job 2743:
==> flow/design.v <==
module alu16bit (
  input clk,                 
  input reset,               
  input [2:0] operation,     
  input [15:0] operand_A,
  input [15:0] operand_B,
  output reg [31:0] result, 
  output reg carry_flag,
  output reg zero_flag
);
parameter [2:0] ADD  = 3'b000,
                SUB  = 3'b001,
                MUL  = 3'b010,
                AND  = 3'b011,
                OR   = 3'b100,
                NAND = 3'b101,
                NOR  = 3'b110,
                XOR  = 3'b111;
reg [31:0] alu_result;  
reg alu_carry;
reg alu_zero;
always @(*) begin
  alu_result = 32'b0;
  alu_carry  = 1'b0;
  alu_zero   = 1'b0;
  case (operation)
    ADD: begin
      {alu_carry, alu_result} = {1'b0, operand_A} + {1'b0, operand_B};
      alu_zero = (alu_result[15:0] == 16'b0);
    end
    SUB: begin
      {alu_carry, alu_result} = {1'b0, operand_A} - {1'b0, operand_B};
      alu_zero = (alu_result[15:0] == 16'b0);
    end
    MUL: begin
      alu_result = operand_A * operand_B;   
      alu_zero = (alu_result == 32'b0);
    end
    AND: begin
      alu_result = {16'b0, (operand_A & operand_B)};
      alu_zero = (alu_result[15:0] == 16'b0);
    end
    OR: begin
      alu_result = {16'b0, (operand_A | operand_B)};
      alu_zero = (alu_result[15:0] == 16'b0);
    end
    NAND: begin
      alu_result = {16'b0, ~(operand_A & operand_B)};
      alu_zero = (alu_result[15:0] == 16'b0);
    end
    NOR: begin
      alu_result = {16'b0, ~(operand_A | operand_B)};
      alu_zero = (alu_result[15:0] == 16'b0);
    end
    XOR: begin
      alu_result = {16'b0, (operand_A ^ operand_B)};
      alu_zero = (alu_result[15:0] == 16'b0);
    end
    default: begin
      alu_result = 32'b0;
      alu_carry  = 1'b0;
      alu_zero   = 1'b1;
    end
  endcase
end
always @(posedge clk) begin
  if (reset) begin
    result     <= 32'b0;
    carry_flag <= 1'b0;
    zero_flag  <= 1'b0;
  end else begin
    result     <= alu_result;
    carry_flag <= alu_carry;
    zero_flag  <= alu_zero;
  end
end
endmodule
Settings: LEC_CHECK=0, CAP_MARGIN=20, CORE_MARGIN=2, CORE_UTILIZATION=72, CTS_CLUSTER_SIZE=51, PLACE_DENSITY_LB_ADDON=0.0, SETUP_SLACK_MARGIN=1.53, SLEW_MARGIN=5, TNS_END_PERCENT=65; clock period 5.43 ns.
run.sh (not shown) runs the stock make flow with config.mk's settings and CLKGATE_MAP_FILE=.
FAIL job 2743 @ clock tree synthesis (4_1_cts): tool exited with error
Relative to job 2743, the following input files were edited for job 9585:
Settings: a change of CORE_UTILIZATION from 72 to 58; a change of TNS_END_PERCENT from 65 to 5; a deleted PLACE_DENSITY_LB_ADDON that had been 0.0; a deleted SETUP_SLACK_MARGIN that had been 1.53; a change of SLEW_MARGIN from 5 to 20; a deleted CTS_CLUSTER_SIZE that had been 51; a change of the clock period (ns, I/O delays scaled along) from 5.43 to 7.2.
## What came out
- Nothing crashed in job 9585 and all stages finished; the problem is that the final layout failed, the offending checks being negative setup slack.
- Changes observed in job 9585 relative to job 2743: placement row count now larger; placement-stage cell area lost about 3.4%; die boundary width climbed 15 um.
- Looking at die area across both flows, job 9585 is the weaker of the two, with job 2743 ahead.
- Diff job 2743 -> job 9585: combined area of all synthesized cells ~0 delta, number of cells in the design after placement ~0 delta, floorplan die height went up.
- Job 9585 ends up with a initial core utilization that is 14 points lower than in job 2743.
- Taking job 2743 as the reference, in job 9585 placeable core region up 23%; placer congestion estimate down 5.8%.
#### Input delta (job 4183 over job 9585)
Settings: swapping 5 for 100 in TNS_END_PERCENT; swapping 58 for 65 in CORE_UTILIZATION; putting HOLD_SLACK_MARGIN at -0.09 where nothing was set.
==> results <==
- Job 4183 did not finish; the tool stopped in global routing (5_1_grt) with error GRT-0232.
- Although it ran to completion, job 9585 produced a layout that fails the final checks because of negative setup slack.
- Total setup buffers inserted after CTS, job 4183 vs job 9585: up by more than a quarter
- From job 9585 to job 4183 the numbers moved as follows: floorplan utilization now sits higher, worst slack at placement now sits lower, die size now sits lower, share of synthesized cell area in and, or, nand and nor gates now sits at about the same level.
